==> inputs of job 9130 <==
Design day12_top, start of the top module:
module day12_top #(
    parameter MAX_REGION_W = 64,
    parameter MAX_REGION_H = 64
) (
    input  wire clk,
    input  wire rst_n,
    input  wire in_valid,
    input  wire [31:0] in_data,
    output wire in_ready,
    output wire out_valid,
    output wire [31:0] out_data,
    input  wire out_ready
);
accelerator #(
    .MAX_REGION_W(MAX_REGION_W),
    .MAX_REGION_H(MAX_REGION_H)
) accel (
    .clk(clk),
    .rst_n(rst_n),
    .in_valid(in_valid),
    .in_data(in_data),
    .in_ready(in_ready),
    .out_valid(out_valid),
    .out_data(out_data),
    .out_ready(out_ready)
);
endmodule
clock: 16.8 ns
lec_check: 0
abc_area: 1
cap_margin: 20
cell_pad_in_sites_global_placement: 1
core_margin: 7
core_utilization: 40
gpl_routability_driven: 0
gpl_timing_driven: 1
min_routing_layer: met1
setup_slack_margin: -0.31
slew_margin: 25
run.sh (not shown) runs the stock make flow with config.mk's settings and CLKGATE_MAP_FILE=.
==> inputs of job 2854, as changes to job 9130 <==
==> flow/config.mk (replaced) <==
export PLATFORM = sky130hd
export DESIGN_NAME = day12_top
export DESIGN_NICKNAME = day12_top
export VERILOG_FILES = /design/flow/design.v
export SDC_FILE = /design/flow/constraint.sdc
export NUM_CORES = 4
export LEC_CHECK = 0
export ABC_AREA = 0
export CAP_MARGIN = 5
export CELL_PAD_IN_SITES_DETAIL_PLACEMENT = 0
export CELL_PAD_IN_SITES_GLOBAL_PLACEMENT = 1
export CORE_ASPECT_RATIO = 1.94
export CORE_MARGIN = 5
export CORE_UTILIZATION = 56
export CTS_CLUSTER_DIAMETER = 308
export GPL_ROUTABILITY_DRIVEN = 0
export HOLD_SLACK_MARGIN = 0.3
export MAX_ROUTING_LAYER = met4
export PLACE_DENSITY = 0.68
export SETUP_SLACK_MARGIN = 0.38
export SLEW_MARGIN = 35
export TNS_END_PERCENT = 55
==> flow/constraint.sdc (replaced) <==
create_clock -name core_clock -period 11.1 [get_ports {clk}]
set_input_delay 2.2200 -clock core_clock [delete_from_list [all_inputs] [get_ports {clk}]]
set_output_delay 2.2200 -clock core_clock [all_outputs]
set_load 0.01 [all_outputs]
==> inputs of job 6472, as changes to job 9130 <==
==> flow/config.mk (replaced) <==
export PLATFORM = sky130hd
export DESIGN_NAME = day12_top
export DESIGN_NICKNAME = day12_top
export VERILOG_FILES = /design/flow/design.v
export SDC_FILE = /design/flow/constraint.sdc
export NUM_CORES = 4
export LEC_CHECK = 0
export ABC_AREA = 1
export CAP_MARGIN = 20
export CORE_MARGIN = 2
export CORE_UTILIZATION = 72
export PLACE_DENSITY_LB_ADDON = 0.2
export SETUP_SLACK_MARGIN = 2.87
export SLEW_MARGIN = 20
==> flow/constraint.sdc (replaced) <==
create_clock -name core_clock -period 9.97 [get_ports {clk}]
set_input_delay 1.9940 -clock core_clock [delete_from_list [all_inputs] [get_ports {clk}]]
set_output_delay 1.9940 -clock core_clock [all_outputs]
set_load 0.01 [all_outputs]
==> inputs of job 8308, as changes to job 9130 <==
==> flow/config.mk (replaced) <==
export PLATFORM = sky130hd
export DESIGN_NAME = day12_top
export DESIGN_NICKNAME = day12_top
export VERILOG_FILES = /design/flow/design.v
export SDC_FILE = /design/flow/constraint.sdc
export NUM_CORES = 4
export LEC_CHECK = 0
export ABC_AREA = 1
export CAP_MARGIN = 20
export CORE_MARGIN = 2
export CORE_UTILIZATION = 72
export SLEW_MARGIN = 20
==> flow/constraint.sdc (replaced) <==
create_clock -name core_clock -period 11.5 [get_ports {clk}]
set_input_delay 2.3000 -clock core_clock [delete_from_list [all_inputs] [get_ports {clk}]]
set_output_delay 2.3000 -clock core_clock [all_outputs]
set_load 0.01 [all_outputs]
==> summary of the runs <==
The lowest sequential share of layout area belongs to job 6472, the highest to job 9130.
Job 2854 reached the layout checks and failed them: setup timing. Job 9130 went through all stages and came out clean. Job 6472 finished with setup timing left. Job 8308 finished with setup timing left.
Non-clock buffer count, highest first: job 2854, job 6472, job 8308, job 9130.
Flip-flop count is the same in job 2854 and job 9130.
Critical path depth is the same in job 8308 and job 9130.
Via count, lowest first: job 2854, job 9130, job 8308, job 6472.


==> inputs of run a <==
==> flow/design.v <==
`timescale 1ns / 1ps
module accelerator (
    input  wire clk,
    input  wire rst_n,
    input  wire in_valid,
    input  wire [31:0] in_data,
    output wire in_ready,
    output wire out_valid,
    output wire [31:0] out_data,
    input  wire out_ready
);
parameter MAX_SHAPES = 8;
parameter MAX_REGION_W = 64;
parameter MAX_REGION_H = 64;
parameter MAX_SHAPE_CELLS = 16;
function integer clog2;
    input integer value;
    integer v;
    begin
        v = value - 1;
        for (clog2 = 0; v > 0; clog2 = clog2 + 1)
            v = v >> 1;
    end
endfunction
localparam integer SHAPE_IDX_W = clog2(MAX_SHAPES + 1);
localparam ST_IDLE        = 3'd0;
localparam ST_LOAD_SHAPES = 3'd1;
localparam ST_LOAD_REGION = 3'd2;
localparam ST_OUTPUT      = 3'd3;
reg [2:0] state;
reg [15:0] num_shapes;
reg [15:0] num_regions;
reg [15:0] regions_seen;
reg [31:0] regions_that_fit;
reg [7:0] shape_num_cells [0:MAX_SHAPES-1];
reg [SHAPE_IDX_W-1:0] shape_idx;
reg [1:0] shape_substate;  
reg [7:0] cells_remaining;
reg [15:0] region_w;
reg [15:0] region_h;
reg [7:0] region_q [0:MAX_SHAPES-1];
reg [1:0] region_substate;  
integer i;
wire accept = in_valid && in_ready;
wire shape_loading_done = (shape_idx >= num_shapes);
wire region_loading_done = (regions_seen >= num_regions);
assign in_ready =
    (state == ST_IDLE)        ? 1'b1 :
    (state == ST_LOAD_SHAPES) ? !shape_loading_done :
    (state == ST_LOAD_REGION) ? !region_loading_done :
    1'b0;  
assign out_valid = (state == ST_OUTPUT);
assign out_data  = regions_that_fit;
always @(posedge clk) begin
    if (!rst_n) begin
        state <= ST_IDLE;
        num_shapes <= 16'd0;
        num_regions <= 16'd0;
        regions_seen <= 16'd0;
        regions_that_fit <= 32'd0;
        shape_idx <= {SHAPE_IDX_W{1'b0}};
        shape_substate <= 2'd0;
        cells_remaining <= 8'd0;
        region_substate <= 2'd0;
        region_w <= 16'd0;
        region_h <= 16'd0;
        for (i = 0; i < MAX_SHAPES; i = i + 1) begin
            shape_num_cells[i] <= 8'd0;
            region_q[i] <= 8'd0;
        end
    end else begin
        case (state)
            ST_IDLE: begin
                if (accept) begin
                    num_shapes <= (in_data[15:0] > MAX_SHAPES) ? MAX_SHAPES : in_data[15:0];
                    num_regions <= in_data[31:16];
                    regions_seen <= 16'd0;
                    regions_that_fit <= 32'd0;
                    shape_idx <= {SHAPE_IDX_W{1'b0}};
                    shape_substate <= 2'd0;
                    cells_remaining <= 8'd0;
                    region_substate <= 2'd0;
                    state <= ST_LOAD_SHAPES;
                end
            end
            ST_LOAD_SHAPES: begin
                if (shape_idx >= num_shapes) begin
                    region_substate <= 2'd0;
                    state <= ST_LOAD_REGION;
                end else if (accept) begin
                    case (shape_substate)
                        2'd0: begin
                            shape_num_cells[shape_idx] <= in_data[23:16];
                            cells_remaining <= in_data[23:16];
                            if (in_data[23:16] == 0) begin
                                shape_idx <= shape_idx + 1'b1;
                                shape_substate <= 2'd0;
                            end else begin
                                shape_substate <= 2'd1;
                            end
                        end
                        2'd1: begin
                            if (cells_remaining <= 8'd4) begin
                                cells_remaining <= 8'd0;
                                shape_idx <= shape_idx + 1'b1;
                                shape_substate <= 2'd0;
                            end else begin
                                cells_remaining <= cells_remaining - 8'd4;
                                shape_substate <= 2'd1;
                            end
                        end
                        default: shape_substate <= 2'd0;
                    endcase
                end
            end
            ST_LOAD_REGION: begin
                if (regions_seen >= num_regions) begin
                    state <= ST_OUTPUT;
                end else if (accept) begin
                    case (region_substate)
                        2'd0: begin
                            region_w <= in_data[15:0];
                            region_h <= in_data[31:16];
                            for (i = 0; i < MAX_SHAPES; i = i + 1) begin
                                region_q[i] <= 8'd0;
                            end
                            region_substate <= 2'd1;
                        end
                        2'd1: begin
                            region_q[0] <= in_data[7:0];
                            if (MAX_SHAPES > 1) region_q[1] <= in_data[15:8];
                            if (MAX_SHAPES > 2) region_q[2] <= in_data[23:16];
                            if (MAX_SHAPES > 3) region_q[3] <= in_data[31:24];
                            region_substate <= 2'd2;
                        end
                        2'd2: begin
                            if (MAX_SHAPES > 4) region_q[4] <= in_data[7:0];
                            if (MAX_SHAPES > 5) region_q[5] <= in_data[15:8];
                            if (MAX_SHAPES > 6) region_q[6] <= in_data[23:16];
                            if (MAX_SHAPES > 7) region_q[7] <= in_data[31:24];
                            begin : area_calc_block
                                reg [31:0] ra;
                                reg [31:0] ta;
                                integer k;
                                ra = region_w * region_h;
                                ta = 32'd0;
                                for (k = 0; (k < MAX_SHAPES) && (k < 4); k = k + 1) begin
                                    ta = ta + (shape_num_cells[k] * region_q[k]);
                                end
                                if (MAX_SHAPES > 4) ta = ta + (shape_num_cells[4] * in_data[7:0]);
                                if (MAX_SHAPES > 5) ta = ta + (shape_num_cells[5] * in_data[15:8]);
                                if (MAX_SHAPES > 6) ta = ta + (shape_num_cells[6] * in_data[23:16]);
                                if (MAX_SHAPES > 7) ta = ta + (shape_num_cells[7] * in_data[31:24]);
                                if (ta <= ra) begin
                                    regions_that_fit <= regions_that_fit + 1'b1;
                                end
                            end
                            regions_seen <= regions_seen + 1'b1;
                            region_substate <= 2'd0;
                        end
                        default: region_substate <= 2'd0;
                    endcase
                end
            end
            ST_OUTPUT: begin
                if (out_valid && out_ready) begin
                    state <= ST_IDLE;
                end
            end
            default: state <= ST_IDLE;
        endcase
    end
end
endmodule
`timescale 1ns / 1ps
module day12_top #(
    parameter MAX_REGION_W = 64,
    parameter MAX_REGION_H = 64
) (
    input  wire clk,
    input  wire rst_n,
    input  wire in_valid,
    input  wire [31:0] in_data,
    output wire in_ready,
    output wire out_valid,
    output wire [31:0] out_data,
    input  wire out_ready
);
accelerator #(
    .MAX_REGION_W(MAX_REGION_W),
    .MAX_REGION_H(MAX_REGION_H)
) accel (
    .clk(clk),
    .rst_n(rst_n),
    .in_valid(in_valid),
    .in_data(in_data),
    .in_ready(in_ready),
    .out_valid(out_valid),
    .out_data(out_data),
    .out_ready(out_ready)
);
endmodule
==> flow/run.sh <==
#!/bin/bash
# the make line also repeats each setting of config.mk as NAME=value (left out here)
make -C /OpenROAD-flow-scripts/flow DESIGN_CONFIG=/design/flow/config.mk WORK_HOME=/design/flow/orfs CLKGATE_MAP_FILE= finish
==> flow/config.mk <==
export PLATFORM = sky130hd
export DESIGN_NAME = day12_top
export DESIGN_NICKNAME = day12_top
export VERILOG_FILES = /design/flow/design.v
export SDC_FILE = /design/flow/constraint.sdc
export NUM_CORES = 4
export LEC_CHECK = 0
export ABC_AREA = 1
export CAP_MARGIN = 20
export CELL_PAD_IN_SITES_GLOBAL_PLACEMENT = 1
export CORE_MARGIN = 7
export CORE_UTILIZATION = 40
export CTS_CLUSTER_SIZE = 33
export GPL_ROUTABILITY_DRIVEN = 1
export GPL_TIMING_DRIVEN = 0
export MIN_ROUTING_LAYER = met1
export SETUP_SLACK_MARGIN = -0.31
export SLEW_MARGIN = 25
==> flow/constraint.sdc <==
create_clock -name core_clock -period 16.8 [get_ports {clk}]
set_input_delay 3.3600 -clock core_clock [delete_from_list [all_inputs] [get_ports {clk}]]
set_output_delay 3.3600 -clock core_clock [all_outputs]
set_load 0.01 [all_outputs]
==> inputs of run b, as changes to run a <==
==> flow/config.mk (replaced) <==
export PLATFORM = sky130hd
export DESIGN_NAME = day12_top
export DESIGN_NICKNAME = day12_top
export VERILOG_FILES = /design/flow/design.v
export SDC_FILE = /design/flow/constraint.sdc
export NUM_CORES = 4
export LEC_CHECK = 0
export ABC_AREA = 1
export CAP_MARGIN = 20
export CORE_ASPECT_RATIO = 0.69
export CORE_MARGIN = 2
export CORE_UTILIZATION = 72
export CTS_CLUSTER_DIAMETER = 91
export GPL_ROUTABILITY_DRIVEN = 1
export MAX_ROUTING_LAYER = met4
export PLACE_DENSITY = 0.68
export SETUP_SLACK_MARGIN = 0.38
export SLEW_MARGIN = 20
==> flow/constraint.sdc (replaced) <==
create_clock -name core_clock -period 11.1 [get_ports {clk}]
set_input_delay 2.2200 -clock core_clock [delete_from_list [all_inputs] [get_ports {clk}]]
set_output_delay 2.2200 -clock core_clock [all_outputs]
set_load 0.01 [all_outputs]
==> flow_results.org <==
* Flow results

** Routing
- The routed layout has 36300 vias.

** Run status
- Outcome :: complete, but fails checks
- In this run the layout check failures are setup timing.

** Timing
- Final setup violation count :: 32
- In the post-route analysis, the smallest setup slack over all paths is -1.19 ns.
- Post-route period utilization is reported as 1.11.

** Setup path
- The OpenROAD report gives the critical path a required time of ~12 ns.

** Final layout
- Fin nets :: around 6800

** Place
- The placement stage leaves a total instance area of 0.0437 mm^2.
(the above is from run b)
==> flow_results.org <==
* Flow results

** Timing
- Final period utilization :: 0.928
- For this run, the final setup violation count is recorded as 0.
- In this build the clock could be raised as far as around 64 MHz.
- Actual transition at the worst max-transition pin :: 1.11 ns
- Across all setup checks in the final design, the least slack found is 1.21 ns.

** Logic synthesis
- Flop and latch count out of synthesis :: approximately 230
- The cell count after synthesis came out at between 5000 and 6000.

** Setup path
- The worst setup path is launched from a primary input.
- Required time of the critical path :: roughly 17 ns

** Floorplan
- In this run the core area contains 116 standard-cell rows.
- Die X-Extent :: approximately 330 um

** Final layout
- Flop Count :: 229
- Non-Clock Buffer Count :: around 310
- Fin nets :: around 6700

** Run status
- The flow ran to the end and the layout has no timing, DRC or antenna violations.

** Pwr
- Leakage :: approximately 25 nW

** Routing
- Routed via count :: between 30000 and 40000

** Global routing
- Aggregate global routing overflow :: 0
(the above is from run a)


==> inputs of job 6627 <==
RTL: the design.v shown in full above, as it stands there.
clock: 14.5 ns
lec_check: 0
cap_margin: 20
core_margin: 2
core_utilization: 40
slew_margin: 20
==> inputs of job 4021, as changes to job 6627 <==
- ABC_AREA: not set -> 1
- CORE_UTILIZATION: 40 -> 72
- CTS_CLUSTER_DIAMETER: not set -> 331
- CTS_CLUSTER_SIZE: not set -> 13
- PLACE_DENSITY_LB_ADDON: not set -> 0.17
==> flow/constraint.sdc (replaced) <==
create_clock -name core_clock -period 7.85 [get_ports {clk}]
set_input_delay 1.5700 -clock core_clock [delete_from_list [all_inputs] [get_ports {clk}]]
set_output_delay 1.5700 -clock core_clock [all_outputs]
set_load 0.01 [all_outputs]
==> notes.md <==
Synthesis and PnR results.

- The flow ran to the end, but the layout failed its checks.
- A clean result was blocked by setup timing.
- The via density per instance is 5.59.
- The measured slew at the worst slew-check pin reads 1220 ps.
- After layout, the worst setup slack is -3870 ps.
- The global-route usage over all layers is 40.1%.
- In the synthesis report, Yosys lists the chip area as 0.0407 mm².
- The fraction of synthesized cell area taken by the top area cell type is 26.1%.
- Per report_power, the sequential group accounts for 9.2% of the total.
- The tightest hold path in the finished design has a slack of 443 ps.
- The setup violation total in the final timing report is 32.
- Among the stages of the critical path, the cell type that occurs most often is sky130_fd_sc_hd__nand2_1.
- Ranked by instance count, the synthesized netlist is headed by 1,386 x sky130_fd_sc_hd__inv_1, 1,279 x sky130_fd_sc_hd__nand2_1, 532 x sky130_fd_sc_hd__fa_1.
# the run above: job 4021

==> notes.md <==
Synthesis and PnR results.

- The worst setup slack after layout is 539 ps.
- The share of total power in sequential cells is 10.4%.
- The flow ran to the end and the layout has no timing, DRC or antenna violations.
- Hold is met by 455 ps.
- The share of synthesized area in the top cell type comes to 27.5%.
- The chip area in the Yosys report reads 0.0387 mm².
- The via density per instance is 5.14.
# the run above: job 6627



==> build 21 <==
Starts from the design.v that is shown in full above.
clock: 20.6 ns
lec_check: 0
cap_margin: 20
core_margin: 2
core_utilization: 40
slew_margin: 20
==> build 19 (differences from build 21) <==
ABC_AREA = 1   (was unset)
CORE_ASPECT_RATIO = 0.69   (was unset)
CORE_UTILIZATION = 72   (was 40)
CTS_CLUSTER_DIAMETER = 216   (was unset)
GPL_ROUTABILITY_DRIVEN = 1   (was unset)
MAX_ROUTING_LAYER = met4   (was unset)
PLACE_DENSITY_LB_ADDON = 0.12   (was unset)
SETUP_SLACK_MARGIN = 2.43   (was unset)
==> flow/constraint.sdc (replaced) <==
create_clock -name core_clock -period 8.43 [get_ports {clk}]
set_input_delay 1.6860 -clock core_clock [delete_from_list [all_inputs] [get_ports {clk}]]
set_output_delay 1.6860 -clock core_clock [all_outputs]
set_load 0.01 [all_outputs]
==> build 6 (differences from build 21) <==
ABC_AREA = 1   (was unset)
CORE_ASPECT_RATIO = 0.5   (was unset)
CORE_UTILIZATION = 72   (was 40)
CTS_CLUSTER_DIAMETER = 216   (was unset)
CTS_CLUSTER_SIZE = 13   (was unset)
GPL_ROUTABILITY_DRIVEN = 1   (was unset)
MAX_ROUTING_LAYER = met4   (was unset)
PLACE_DENSITY_LB_ADDON = 0.12   (was unset)
SETUP_SLACK_MARGIN = 2.43   (was unset)
==> flow/constraint.sdc (replaced) <==
create_clock -name core_clock -period 8.34 [get_ports {clk}]
set_input_delay 1.6680 -clock core_clock [delete_from_list [all_inputs] [get_ports {clk}]]
set_output_delay 1.6680 -clock core_clock [all_outputs]
set_load 0.01 [all_outputs]
==> comparison <==
- Build 21 completed with no timing, DRC or antenna violations. Build 6 completed, yet does not pass: negative setup slack. Build 19 ran to the end with violations: negative setup slack.
- In synthesized area, build 6 and build 19 do not differ.
- The highest hold slack belongs to build 19, the lowest to build 6.
- Between build 6 and build 21, the lower cell count is in build 21 (gap about 18%, measured against build 21).
- Combinational power, highest first: build 6, build 19, build 21.
- Between build 6 and build 21, the lower non-clock buffer count is in build 21 (gap 499).
- Sequential power is about the same in build 19 and build 6.
- The highest setup slack belongs to build 21, the lowest to build 6.
- Die size, highest first: build 21, build 6, build 19.
- Sequential cell count is the same in build 6 and build 19.
==> figures <==
| metric | build 21 | build 6 | build 19 |
|---|---|---|---|
| Result of the run | no timing/DRC/antenna violations | failed layout checks | failed layout checks |
| Reasons for failing layout checks | - | negative setup slack | negative setup slack |
| Critical path required time | 21.10 ns | 8.72 ns | 8.86 ns |
| Clk pin slew, worst setup/hold paths | 0.06 ns | 0.06 ns | 0.07 ns |
| Chip area line of the yosys report | 0.0387 mm² | 0.0407 mm² | 0.0407 mm² |
| Endpoint of the worst hold path | accel.num_regions[7] | accel.num_shapes[9] | accel.num_shapes[7] |
| Maximum vdd ir drop | 0.265 mV | 1.03 mV | 1.24 mV |
| Worst Slack Setup Final | 3.80 ns | -3.42 ns | -3.35 ns |
| Clock network fraction of total power | 0.140 | 0.069 | 0.086 |
| Ratio of final minimum period to clock period | 0.816 | 1.41 | 1.40 |
| Reg2Reg Setup Slack | 7.46 ns | -3.12 ns | -2.91 ns |
| Met1 Usage GRT | 0.286 | 0.505 | 0.609 |
| Post-cts resize count | 0 | 79 | 124 |
| Part of the total power dissipated in sequential elements | 0.127 | 0.089 | 0.089 |
| Buffers & Inverters on Critical Path | 8 | 11 | 11 |
| Via count of the first global-routing pass | 29,400 | 38,000 | 38,600 |
| Insertion Delay late pin | 0.63 ns | 0.58 ns | 0.59 ns |
| Post-place setup slack | 3.32 ns | -4.27 ns | -4.33 ns |
| Count of tool warnings | 27 | 30 | 30 |
| Power density over the cells | 94.4 mW/mm² | 293 mW/mm² | 288 mW/mm² |
| Adders+Majority by Area | 0.439 | 0.417 | 0.417 |
Power figures rest on the tool's default switching activity, not on a simulated workload.
